==> flow/design.v (excerpt) <==
module seq_mult(d, done, clk, a, b, go, reset);
  parameter n=32, log2n=5;
  output [2*n-1:0] d;
  output reg done;
	input clk;
	input [n-1:0] a, b;
	input go, reset;
	reg c;
	reg [n-1:0] p, q, m;
	reg [log2n:0]count;
	reg [n:0] sum;
	reg [log2n:0] count_n;
	always @(posedge clk, posedge reset)
		if(reset == 1) begin
			done <= 0;
		end
    else if(reset == 0) begin
			if(go) begin
				c <= 0;
        p <= 0;
				q <= a;
				m <= b;
				done <= 0;
				count <= n;
      end
			else if (!done) begin
				if (q[0] == 0) begin
					sum = 0 + p; 
				end
				else begin
					sum = m + p; 
				end
				{c,p,q} <= {sum,q} >> 1;
				count_n = count - 1;
				count <= count_n;
				if (count_n == 0) begin
					done <= 1;
				end
			end
		end
	assign d = {p,q};
endmodule
==> flow/config.mk <==
export PLATFORM = sky130hd
export DESIGN_NAME = seq_mult
export DESIGN_NICKNAME = seq_mult
export VERILOG_FILES = /design/flow/design.v
export SDC_FILE = /design/flow/constraint.sdc
export NUM_CORES = 4
export LEC_CHECK = 0
export ABC_AREA = 0
export CAP_MARGIN = 10
export CELL_PAD_IN_SITES_DETAIL_PLACEMENT = 0
export CELL_PAD_IN_SITES_GLOBAL_PLACEMENT = 3
export CORE_ASPECT_RATIO = 1.01
export CORE_MARGIN = 2
export CORE_UTILIZATION = 20
export CTS_CLUSTER_DIAMETER = 27
export GPL_TIMING_DRIVEN = 1
export HOLD_SLACK_MARGIN = 0.14
export MAX_ROUTING_LAYER = met4
export MIN_ROUTING_LAYER = met1
export PLACE_DENSITY_LB_ADDON = 0.19
export SETUP_SLACK_MARGIN = 0.24
export SLEW_MARGIN = 10
export TNS_END_PERCENT = 60
==> flow/constraint.sdc <==
create_clock -name core_clock -period 3.35 [get_ports {clk}]
set_input_delay 0.6700 -clock core_clock [delete_from_list [all_inputs] [get_ports {clk}]]
set_output_delay 0.6700 -clock core_clock [all_outputs]
set_load 0.01 [all_outputs]
run.sh (not shown) runs the stock make flow with config.mk's settings and CLKGATE_MAP_FILE=.
The first run completed without violations.
Rerun with:
- ABC_AREA: 0 -> 1
- CELL_PAD_IN_SITES_DETAIL_PLACEMENT: 0 -> default
- CELL_PAD_IN_SITES_GLOBAL_PLACEMENT: 3 -> default
- CORE_ASPECT_RATIO: 1.01 -> default
- CORE_UTILIZATION: 20 -> 66
- CTS_CLUSTER_DIAMETER: 27 -> default
- HOLD_SLACK_MARGIN: 0.14 -> default
- MAX_ROUTING_LAYER: met4 -> met5
- PLACE_DENSITY: default -> 0.62
- PLACE_DENSITY_LB_ADDON: 0.19 -> default
- SETUP_SLACK_MARGIN: 0.24 -> -0.06
- SLEW_MARGIN: 10 -> 25
- TNS_END_PERCENT: 60 -> 95
- clock period: 3.35 -> 2.23 ns (I/O delays scaled with it)
After rerunning:
- Now the flow finished but fails on setup timing
- die area is lower by well over a third
- clock power is higher by a quarter to a third
- hold slack is worse by 0.26 ns
- global-route usage is higher by 25 points
- register-to-register slack is worse by 0.47 ns
- via count is higher by well over a third
Rerun with:
- ABC_AREA: 1 -> default
- CAP_MARGIN: 10 -> 20
- CTS_CLUSTER_DIAMETER: default -> 36
- GPL_TIMING_DRIVEN: 1 -> default
- MAX_ROUTING_LAYER: met5 -> default
- MIN_ROUTING_LAYER: met1 -> default
- PLACE_DENSITY: 0.62 -> default
- SETUP_SLACK_MARGIN: -0.06 -> -0.24
- SLEW_MARGIN: 25 -> 20
- TNS_END_PERCENT: 95 -> default
- clock period: 2.23 -> 2.41 ns (I/O delays scaled with it)
The new run died in 4_1_cts with DPL-0033.
Synthesized area came out lower by 11%.
Die size is lower by 10%.
Synthesized cell count went down by 43%.
Rerun with:
- CORE_UTILIZATION: 66 -> 40
- CTS_CLUSTER_DIAMETER: 36 -> default
- PLACE_DENSITY: default -> 0.6
- SETUP_SLACK_MARGIN: -0.24 -> default
- clock period: 2.41 -> 3.3 ns (I/O delays scaled with it)
Outcome: This time the run went through all stages and came out clean. Die area climbs by about 60%. Synthesized area does not change. Synthesized cell count stays the same.

* * *

Starting RTL as in the previous note.
Design seq_mult, start of the top module:
module seq_mult(d, done, clk, a, b, go, reset);
  parameter n=32, log2n=5;
  output [2*n-1:0] d;
  output reg done;
	input clk;
	input [n-1:0] a, b;
	input go, reset;
	reg c;
	reg [n-1:0] p, q, m;
	reg [log2n:0]count;
	reg [n:0] sum;
	reg [log2n:0] count_n;
	always @(posedge clk, posedge reset)
		if(reset == 1) begin
			done <= 0;
		end
    else if(reset == 0) begin
			if(go) begin
				c <= 0;
        p <= 0;
				q <= a;
				m <= b;
				done <= 0;
				count <= n;
      end
			else if (!done) begin
				if (q[0] == 0) begin
					sum = 0 + p; 
				end
				else begin
					sum = m + p; 
				end
				{c,p,q} <= {sum,q} >> 1;
				count_n = count - 1;
				count <= count_n;
				if (count_n == 0) begin
					done <= 1;
				end
			end
		end
	assign d = {p,q};
endmodule
clock: 3.1 ns
lec_check: 0
cap_margin: 20
core_margin: 2
core_utilization: 66
cts_cluster_diameter: 354
cts_cluster_size: 41
place_density: 0.6
slew_margin: 20
The first run passed the timing, DRC and antenna checks.
==> next run, changes <==
- CTS_CLUSTER_DIAMETER: 354 -> default
- CTS_CLUSTER_SIZE: 41 -> default
- clock period: 3.1 -> 2.67 ns (I/O delays scaled with it)
=>
- Now the flow finished but fails on setup timing
- sequential power increases by about 18%
- total power increases by 32%
- utilization increases by 6.9 points
- final cell count increases by about 5.6%
- maximum frequency is about the same
- critical path depth increases by 2
- register-to-register slack degrades by 430 ps
- worst hold slack degrades by 64 ps
- via count increases by 26%
- global-route usage increases by 12 points

* * *

== run 1 ==
Starting RTL as in the previous note.
Settings: LEC_CHECK=0, ABC_AREA=1, CAP_MARGIN=20, CORE_MARGIN=2, CORE_UTILIZATION=66, CTS_CLUSTER_DIAMETER=362, PLACE_DENSITY=0.6, SLEW_MARGIN=20; clock period 2.02 ns.
Run 1 never completed, since it errored out during global routing (5_1_grt).
Inputs modified between run 1 and run 2:
# run 1
export LEC_CHECK = 0
export ABC_AREA = 1
export CAP_MARGIN = 20
export CORE_MARGIN = 2
export CORE_UTILIZATION = 66
export CTS_CLUSTER_DIAMETER = 362
export PLACE_DENSITY = 0.6
export SLEW_MARGIN = 20
create_clock -name core_clock -period 2.02 [get_ports {clk}]
# run 2
export LEC_CHECK = 0
export ABC_AREA = 1
export CAP_MARGIN = 20
export CORE_MARGIN = 2
export CORE_UTILIZATION = 66
export PLACE_DENSITY_LB_ADDON = 0.01
export SLEW_MARGIN = 20
create_clock -name core_clock -period 2.36 [get_ports {clk}]
### Flow results
- Of run 1 and run 2, only run 1 never reached the final stage.
- Run 1 did not finish; the tool stopped in global routing (5_1_grt) with error DPL-0038.
- In run 2, post-placement cell area is lower than in run 1.
- Between run 1 and run 2, the difference in number of hold buffers added after CTS is negligible.
- From run 1 to run 2, count of unique library cells instantiated by Yosys did not move at all.
- Reported for run 1 and run 2, synthesized area turned out identical to the last digit.
- Compared with run 1, routability congestion estimate from global placement in run 2 decreased by a few percent.
- From run 1 to run 2 the numbers moved as follows: number of storage elements in the synthesis netlist closely matched the old numbers; buffers inserted during post-CTS setup optimization decreased by 5 relative to the old numbers.
Changes in run 3 relative to run 2:
# run 2
export LEC_CHECK = 0
export ABC_AREA = 1
export CAP_MARGIN = 20
export CORE_MARGIN = 2
export CORE_UTILIZATION = 66
export PLACE_DENSITY_LB_ADDON = 0.01
export SLEW_MARGIN = 20
create_clock -name core_clock -period 2.36 [get_ports {clk}]
# run 3
export LEC_CHECK = 0
export CAP_MARGIN = 20
export CORE_MARGIN = 2
export CORE_UTILIZATION = 66
export SETUP_SLACK_MARGIN = -0.16
export SLEW_MARGIN = 20
create_clock -name core_clock -period 2.64 [get_ports {clk}]
==> results <==
What the final checks of run 3 revealed, after a flow that finished every stage, was a layout that fails on setup timing.
Synthesized cell count, run 3 vs run 2: down by more than a quarter
The cell area of run 3 falls short of that of run 2 by about 6%.
Run 2 has a lower detail-routed via count per cell than run 3.
Simple-gate area share of the yosys netlist: higher on run 2
Changes in run 4 relative to run 3:
# run 3
export LEC_CHECK = 0
export CAP_MARGIN = 20
export CORE_MARGIN = 2
export CORE_UTILIZATION = 66
export SETUP_SLACK_MARGIN = -0.16
export SLEW_MARGIN = 20
create_clock -name core_clock -period 2.64 [get_ports {clk}]
# run 4
export LEC_CHECK = 0
export CAP_MARGIN = 20
export CORE_MARGIN = 2
export CORE_UTILIZATION = 45
export PLACE_DENSITY = 0.6
export SLEW_MARGIN = 20
create_clock -name core_clock -period 1.89 [get_ports {clk}]
==> results <==
Run 4: flow complete, layout not clean; failing: setup timing. Detailed-route wire length ends up lower on run 4. Compared run 4 against run 3; inverter count of the layout excluding clock inverters within noise. Run 4 against run 3; detailed router's first-iteration violation count is down by more than half. Fraction of power consumed by the clock network: higher on run 4. Floorplan core density, run 3 and run 4, higher one = run 3. Of run 3 and run 4, the run reporting the lower final area was run 3. Delta (run 4 minus run 3): sequential share of cell area decreased 6.3 points, final cell count increased 23%, final worst setup slack decreased 0.45 ns.
Power figures rest on the tool's default switching activity, not on a simulated workload.
